// FPU_top_level
module FPU_top_level
(
 input 	       clk,
 input 	       nrst,
 input  [31:0] floating_point1,
 input  [31:0] floating_point2,
 input  [2:0]  frm,
 input  [6:0]  funct7,
 output [31:0] floating_point_out,
 output [4:0]  flags
 );
Size in the first run: about 110 flip-flops, ~110 I/O pins, about 0.034 sq mm of cells after synthesis.
Settings: LEC_CHECK=0, CAP_MARGIN=20, CORE_MARGIN=2, CORE_UTILIZATION=23, CTS_CLUSTER_DIAMETER=330, CTS_CLUSTER_SIZE=98, HOLD_SLACK_MARGIN=0.3, PLACE_DENSITY_LB_ADDON=0.3, SETUP_SLACK_MARGIN=-0.06, SLEW_MARGIN=0, TNS_END_PERCENT=15; clock period 10.0 ns.
run.sh (not shown) runs the stock make flow with config.mk's settings and CLKGATE_MAP_FILE=.
The first run ran to the end with no violations.
Edit:
==> flow/config.mk (replaced) <==
export PLATFORM = sky130hd
export DESIGN_NAME = FPU_top_level
export DESIGN_NICKNAME = FPU_top_level
export VERILOG_FILES = /design/flow/design.v
export SDC_FILE = /design/flow/constraint.sdc
export NUM_CORES = 4
export LEC_CHECK = 0
export CAP_MARGIN = 20
export CORE_MARGIN = 2
export CORE_UTILIZATION = 66
export SLEW_MARGIN = 20
==> flow/constraint.sdc (replaced) <==
create_clock -name core_clock -period 7.7 [get_ports {clk}]
set_input_delay 1.5400 -clock core_clock [delete_from_list [all_inputs] [get_ports {clk}]]
set_output_delay 1.5400 -clock core_clock [all_outputs]
set_load 0.01 [all_outputs]
The changed run produced a layout that fails on negative setup slack.
Design area goes up by a few percent.
Final cell count goes down by about a fifth.
Count of clock-buffer cells in the layout goes down by 4.
Die area goes down by well over a third.
Non-clock buffer count goes up by 308.

== juniper ==
FPU_top_level again, from the RTL that the note above started with.
Design FPU_top_level, start of the top module:
module FPU_top_level
(
 input 	       clk,
 input 	       nrst,
 input  [31:0] floating_point1,
 input  [31:0] floating_point2,
 input  [2:0]  frm,
 input  [6:0]  funct7,
 output [31:0] floating_point_out,
 output [4:0]  flags
 );
   reg [2:0]   frm2;
   reg [2:0]   frm3;
   reg [6:0]   funct7_2;
   reg [6:0]   funct7_3;
   localparam ADD = 7'b0100000;
   localparam MUL = 7'b0000010;
   reg 	       sign_shifted;
   reg [25:0]  frac_shifted;
   reg 	       sign_not_shifted;
   reg [25:0]  frac_not_shifted;
   reg [7:0]   exp_max;
   reg         mul_sign1;
   reg         mul_sign2;
   reg [7:0]   mul_exp1;
   reg [7:0]   mul_exp2;
   reg [25:0]  product;
   reg         mul_carry_out;
   reg [61:0]  step1_to_step2;
   reg [61:0]  nxt_step1_to_step2;
   reg        add_sign_out;
   reg [25:0] add_sum;
   reg 	      add_carry_out;
   reg [7:0]  add_exp_max;
   reg        mul_sign_out;
   reg [7:0]  sum_exp;
   reg        mul_ovf;
   reg        mul_unf;
   reg        inv;
   reg        inv2;
   reg        inv3;
   reg [37:0] step2_to_step3;
   reg [37:0] nxt_step2_to_step3;
        ADD_step1 addStep1(
			   .floating_point1_in(floating_point1),
			   .floating_point2_in(floating_point2),
			   .sign_shifted(sign_shifted),
			   .frac_shifted(frac_shifted),
			   .sign_not_shifted(sign_not_shifted),
			   .frac_not_shifted(frac_not_shifted),
			   .exp_max(exp_max)
			   );
        MUL_step1 mulStep1(
			   .fp1_in(floating_point1),
			   .fp2_in(floating_point2),
			   .sign1(mul_sign1),
			   .sign2(mul_sign2),
			   .exp1(mul_exp1),
			   .exp2(mul_exp2),
			   .product(product),
			   .carry_out(mul_carry_out)
			   );
   always_comb begin : check_for_invalid_op
      inv = 0;
      if(funct7 == ADD) begin
	 if((floating_point1[30:0] == 31'h7F800000) && 
	    (floating_point2[30:0] == 31'h7F800000) && 
  ...
export LEC_CHECK = 0
export CAP_MARGIN = 15
export CORE_ASPECT_RATIO = 1.15
export CORE_MARGIN = 2
export CORE_UTILIZATION = 61
export CTS_CLUSTER_DIAMETER = 102
export CTS_CLUSTER_SIZE = 43
export MAX_ROUTING_LAYER = met4
export PLACE_DENSITY = 0.67
export SETUP_SLACK_MARGIN = -0.59
export SLEW_MARGIN = 20
export TNS_END_PERCENT = 60
create_clock -name core_clock -period 7.69 [get_ports {clk}]
| juniper | all stages done | FAIL | setup timing |
What indigo does differently from juniper at the input level:
# juniper
export LEC_CHECK = 0
export CAP_MARGIN = 15
export CORE_ASPECT_RATIO = 1.15
export CORE_MARGIN = 2
export CORE_UTILIZATION = 61
export CTS_CLUSTER_DIAMETER = 102
export CTS_CLUSTER_SIZE = 43
export MAX_ROUTING_LAYER = met4
export PLACE_DENSITY = 0.67
export SETUP_SLACK_MARGIN = -0.59
export SLEW_MARGIN = 20
export TNS_END_PERCENT = 60
create_clock -name core_clock -period 7.69 [get_ports {clk}]
# indigo
export LEC_CHECK = 0
export CAP_MARGIN = 20
export CORE_MARGIN = 2
export CORE_UTILIZATION = 57
export SETUP_SLACK_MARGIN = 1.29
export SLEW_MARGIN = 20
create_clock -name core_clock -period 9.5 [get_ports {clk}]
Results
The cell area after layout of indigo and that of juniper are within noise of each other. Between juniper and indigo, die area is higher for indigo, juniper comes in under that. Changes observed in indigo relative to juniper: worst setup slack went up; routability-driven placement congestion ratio went down; clock insertion delay at the later pin of the skew report did not really move; share of the clock period used by the worst path went down. The sole clean run among juniper and indigo is indigo. [juniper] flow finished | final checks: failed | reasons: setup timing. Against juniper as the reference, indigo delivers a lower post-layout net count. When the final numbers for juniper and indigo were put side by side, the maximum fanout encountered on the critical timing path turned out to be smaller in indigo.
Here is what was changed in the inputs of cedar compared with indigo.
# indigo
export LEC_CHECK = 0
export CAP_MARGIN = 20
export CORE_MARGIN = 2
export CORE_UTILIZATION = 57
export SETUP_SLACK_MARGIN = 1.29
export SLEW_MARGIN = 20
create_clock -name core_clock -period 9.5 [get_ports {clk}]
# cedar
export LEC_CHECK = 0
export CAP_MARGIN = 20
export CORE_MARGIN = 2
export CORE_UTILIZATION = 40
export SLEW_MARGIN = 20
create_clock -name core_clock -period 9.33 [get_ports {clk}]
==> results <==
Taking cedar over indigo, the final cell count ratio works out to 1.05. Of cedar and indigo, the run reporting the lower non-clock buffer share of cell area was cedar. Looking at routed length per instance, cedar sits 4.4 um lower than indigo does. Delta (cedar minus indigo): number of well taps climbed 40%, slack of the critical path dropped 0.85 ns.
Relative to cedar, the following input files were edited for garnet:
# cedar
export LEC_CHECK = 0
export CAP_MARGIN = 20
export CORE_MARGIN = 2
export CORE_UTILIZATION = 40
export SLEW_MARGIN = 20
create_clock -name core_clock -period 9.33 [get_ports {clk}]
# garnet
export LEC_CHECK = 0
export CAP_MARGIN = 20
export CORE_ASPECT_RATIO = 0.5
export CORE_MARGIN = 2
export CORE_UTILIZATION = 40
export SETUP_SLACK_MARGIN = -0.99
export SLEW_MARGIN = 20
create_clock -name core_clock -period 10.0 [get_ports {clk}]
--- outcome ---
garnet vs cedar on number of vias after detailed routing: garnet is the higher one. The core of garnet is less densely filled than that of cedar. On number of core rows: between cedar and garnet, it ends up higher for cedar. Changes observed in garnet relative to cedar: post-layout instance count excluding filler cells went down 1.0%; die area held; sequential share of layout area went up 0.15 points; design area went down about 2%. For garnet, the endpoint of the most critical setup path was step1_to_step2[17], unlike cedar, where it was step1_to_step2[42]. Higher count of clock-buffer cells in the layout among cedar and garnet: garnet. cedar -> garnet: final max-slew violation count delta 0, exact match. garnet finished every step from synthesis to the final layout, and the layout passed the timing, design-rule and antenna checks. garnet has met2 layer wire length in the routed design below what cedar had. garnet ended with more maximum number of pins on one net before global-route repair than cedar. floating_point1[8] as the start point of the critical path was reported by cedar, and floating_point2[3] by garnet.
What ember does differently from garnet at the input level:
# garnet
export LEC_CHECK = 0
export CAP_MARGIN = 20
export CORE_ASPECT_RATIO = 0.5
export CORE_MARGIN = 2
export CORE_UTILIZATION = 40
export SETUP_SLACK_MARGIN = -0.99
export SLEW_MARGIN = 20
create_clock -name core_clock -period 10.0 [get_ports {clk}]
# ember
export LEC_CHECK = 0
export CAP_MARGIN = 20
export CELL_PAD_IN_SITES_GLOBAL_PLACEMENT = 2
export CORE_MARGIN = 2
export CORE_UTILIZATION = 71
export GPL_TIMING_DRIVEN = 0
export SLEW_MARGIN = 20
create_clock -name core_clock -period 10.0 [get_ports {clk}]
==> comparison <==
Summary of ember and garnet: one run falls short of a clean finish, namely ember. The synthesized cell count of garnet and that of ember are within noise of each other. Comparing ember and garnet, die size is higher on garnet. Relative to garnet, share of the core filled by cells before placement has increased by 32 points in ember.

== wip/raven ==
FPU_top_level again, from the RTL that the note above started with.
Settings: LEC_CHECK=0, CAP_MARGIN=20, CORE_MARGIN=2, CORE_UTILIZATION=67, CTS_CLUSTER_SIZE=76, HOLD_SLACK_MARGIN=-0.08, SETUP_SLACK_MARGIN=-0.53, SLEW_MARGIN=20, TNS_END_PERCENT=5; clock period 9.47 ns.
To summarise wip/raven: no stage aborted, but the layout did not pass its checks, failing on negative setup slack.
For wip/quartz, these inputs were changed with respect to wip/raven:
- changing CORE_UTILIZATION from 67 to 40
- removing SETUP_SLACK_MARGIN (formerly -0.53)
- removing CTS_CLUSTER_SIZE (formerly 76)
- removing TNS_END_PERCENT (formerly 5)
- removing HOLD_SLACK_MARGIN (formerly -0.08)
- changing the clock period (ns, I/O delays scaled along) from 9.47 to 10.0
Results
- Summary of wip/raven and wip/quartz: one run falls short of a clean finish, namely wip/raven.
- Although wip/raven finished all stages, its layout failed final checks on negative setup slack.
- Compared wip/quartz against wip/raven; sequential share of layout area within noise.
- Diff wip/quartz..wip/raven | final cell area excluding filler cells | negligible
- Looking at tally of clock buffers in the finished layout, wip/quartz sits 2 below wip/raven.
- Relative to wip/raven, number of global-route vias before repair has decreased by 1004 in wip/quartz.
- Hold slack: wip/quartz > wip/raven
- Diff wip/raven..wip/quartz | count of unresolved DRC violations after routing | unchanged
--- input diff wip/quartz..wip/pepper ---
- CORE_UTILIZATION: 40 -> 59
- the clock period (ns, I/O delays scaled along): 10.0 -> 5.18
Notes after the runs:
wip/pepper never completed, since it errored out during 5_1_grt.
wip/quartz finished all stages; the layout is clean.
Area after detailed placement grows by more than 10% when moving from wip/quartz to wip/pepper.
Summary of wip/pepper over wip/quartz: row count lower; effective utilization at floorplan higher.
Final weighted congestion in routability-driven placement of wip/pepper exceeds that of wip/quartz by a little under 10%.
Measured against wip/quartz, the area enclosed by the die boundary of wip/pepper comes out at 0.68 times the reference value.
The setup slack at placement in wip/pepper sits 3.76 ns below the value recorded for wip/quartz.
Diff wip/quartz -> wip/pepper: width of the die saw a decrease, area after synthesis saw little to no change, count of unique library cells instantiated by Yosys saw little to no change.
For wip/willow, these inputs were changed with respect to wip/pepper:
- CORE_UTILIZATION: 59 -> 58
- SETUP_SLACK_MARGIN: unset -> -0.38
- the clock period (ns, I/O delays scaled along): 5.18 -> 6.86
## What came out
5_1_grt: wip/pepper exited with error
[flow] wip/willow | stages: complete | final checks: fail | reason: negative setup slack
Looking at starting density of the core across wip/willow and wip/pepper, the one that comes out lower is wip/willow.
Compared with wip/pepper, in wip/willow post-placement cell area went down 3200 um^2, HPWL after detailed placement went down about 7%, number of setup buffers added after CTS went down about 70%.
In the flow results for wip/willow and wip/pepper, the total instance count after detailed placement is smaller on wip/willow.
Between wip/willow and wip/pepper, it is wip/willow whose total die size is higher, by 1.7%.
Relative to wip/willow, the following input files were edited for wip/tundra:
- CORE_UTILIZATION changed from 58 to 60
- SETUP_SLACK_MARGIN removed (was -0.38)
- CTS_CLUSTER_SIZE newly set to 100
- the clock period (ns, I/O delays scaled along) changed from 6.86 to 5.5
[summary]
In the summary table, wip/tundra is marked failed, with error ODB-0269 raised in 5_1_grt.
wip/tundra vs wip/willow, vertical die size went down by 1.7%.
Against wip/willow as the reference, wip/tundra delivers a higher number of setup buffers added after CTS.
On share of the core filled by cells before placement, the higher figure sits with wip/tundra, not wip/willow.
Compared with wip/willow, wip/tundra shows number of gates resized after cts that has gone up by more than a quarter.
Between wip/tundra and wip/willow, it is wip/tundra whose cell area after placement is higher, by 6.9%.
wip/willow and wip/tundra ended up with roughly the same synthesized netlist cell count.
[inputs] wip/amber vs wip/tundra
- a deleted CTS_CLUSTER_SIZE that had been 100
- a change of CORE_UTILIZATION from 60 to 53
- a change of the clock period (ns, I/O delays scaled along) from 5.5 to 5.18
==> comparison <==
On pre-CTS setup slack, wip/amber does worse than wip/tundra. Not one of wip/tundra and wip/amber finished clean. The flow ended early for wip/tundra: it failed with a tool error in 5_1_grt. From wip/tundra to wip/amber the numbers moved as follows: number of setup buffers added after CTS down 14, die size up 7500 um^2, total instance count after detailed placement up 129, synthesized cell count flat, post-detailed-placement cell area up 0.88%. Comparing wip/amber with wip/tundra, the placer's final routability congestion estimate came out essentially unchanged. wip/tundra -> wip/amber: number of clock sinks delta 0, exact match.

== before ==
Starting RTL as in the previous note.
make LEC_CHECK=0 CAP_MARGIN=20 CORE_MARGIN=2 CORE_UTILIZATION=66 CTS_CLUSTER_SIZE=78 HOLD_SLACK_MARGIN=0.3 SETUP_SLACK_MARGIN=-0.53 SLEW_MARGIN=20 TNS_END_PERCENT=5 finish   # period 9.47 ns
No crash in before: every stage finished, but the layout fails its final checks due to negative setup slack.
Input-level comparison between after and before:
Settings: CTS_CLUSTER_SIZE: 78 -> unset; TNS_END_PERCENT: 5 -> unset; CORE_UTILIZATION: 66 -> 53; SETUP_SLACK_MARGIN: -0.53 -> unset; HOLD_SLACK_MARGIN: 0.3 -> unset; the clock period (ns, I/O delays scaled along): 9.47 -> 9.33.
[summary]
Looking at the reports, after completed the entire flow and the layout it produced met the timing, design-rule and antenna checks. Compared before against after; layout buffering overhead excluding clock cells within noise. Taking before as the reference, in after multi-input logic portion of the cell area went down, total wirelength of the detailed-routed design went up. Compared with before, in after TritonCTS sink count held steady, clock transition at the register clock pins on the worst setup and hold paths after CTS held steady.

== v56 ==
Starting RTL as in the previous note.
make LEC_CHECK=0 CAP_MARGIN=20 CORE_MARGIN=2 CORE_UTILIZATION=66 CTS_CLUSTER_DIAMETER=364 CTS_CLUSTER_SIZE=39 MAX_ROUTING_LAYER=met4 SLEW_MARGIN=20 finish   # period 7.48 ns
Run status, v56: aborted in global routing, error GRT-0116
#### Input delta (v48 over v56)
Settings: a deleted CTS_CLUSTER_DIAMETER that had been 364; a deleted MAX_ROUTING_LAYER that had been met4; a change of CORE_UTILIZATION from 66 to 62.
==> results <==
- v48 -> stages 100% | layout checks FAIL | setup timing
- There was hardly any difference in area of placed instances between v48 and v56.
- The number of placement rows of v48 exceeds that of v56 by 3.7%.
- Diff v48..v56 | floorplan net count | unchanged
- From v48 to v56, area fraction in compound gates did not move at all.
- In the floorplan summary, v48 is listed with a die area greater than that of v56.
- Summary of the comparison: buffer count from post-CTS setup fixing is higher in v48, relative to v56.
- Between v56 and v48, the flow reports last weighted congestion value of the routability-driven placer decreasing by a few percent.
Relative to v48, the following input files were edited for v58:
Settings: changing CORE_UTILIZATION from 62 to 66; setting SETUP_SLACK_MARGIN to -0.55 for the first time; removing CTS_CLUSTER_SIZE (formerly 39); changing the clock period (ns, I/O delays scaled along) from 7.48 to 7.67.
Results
- v58: flow complete, layout not clean; failing: setup timing
- Every stage of v48 finished as expected; the final checks, on the other hand, flagged setup timing, which means the layout fails.
- A last element of the critical path of step1_to_step2[42]$_DFF_PN0_ is what v58 shows, while step1_to_step2[17]$_DFF_PN0_ belongs to v48.
- Summary of v58 over v48: area of the synthesized netlist per yosys stat now sits at about the same level.
- v48 has lower final cycle utilization of the critical path than v58.
Inputs modified between v58 and v38:
Settings: PLACE_DENSITY newly set to 0.66; CORE_UTILIZATION changed from 66 to 70; CTS_CLUSTER_SIZE newly set to 41.
==> results <==
- As for a clean layout from v38 and v58, there is none.
- Status v58: flow complete, layout not clean - setup timing
- | global-route wire length before repair | v38 vs v58 | ≈ equal |
- For sum of routed wire length over all layers, dividing the value from v58 by the value from v38 gives 0.914.
- The higher minimum clock period came out of v38.
- Sequential cell count came out exactly the same in v38 and v58.
- Diff v58 -> v38: worst setup margin fell 0.13 ns, routability congestion estimate from global placement rose 0.0075.
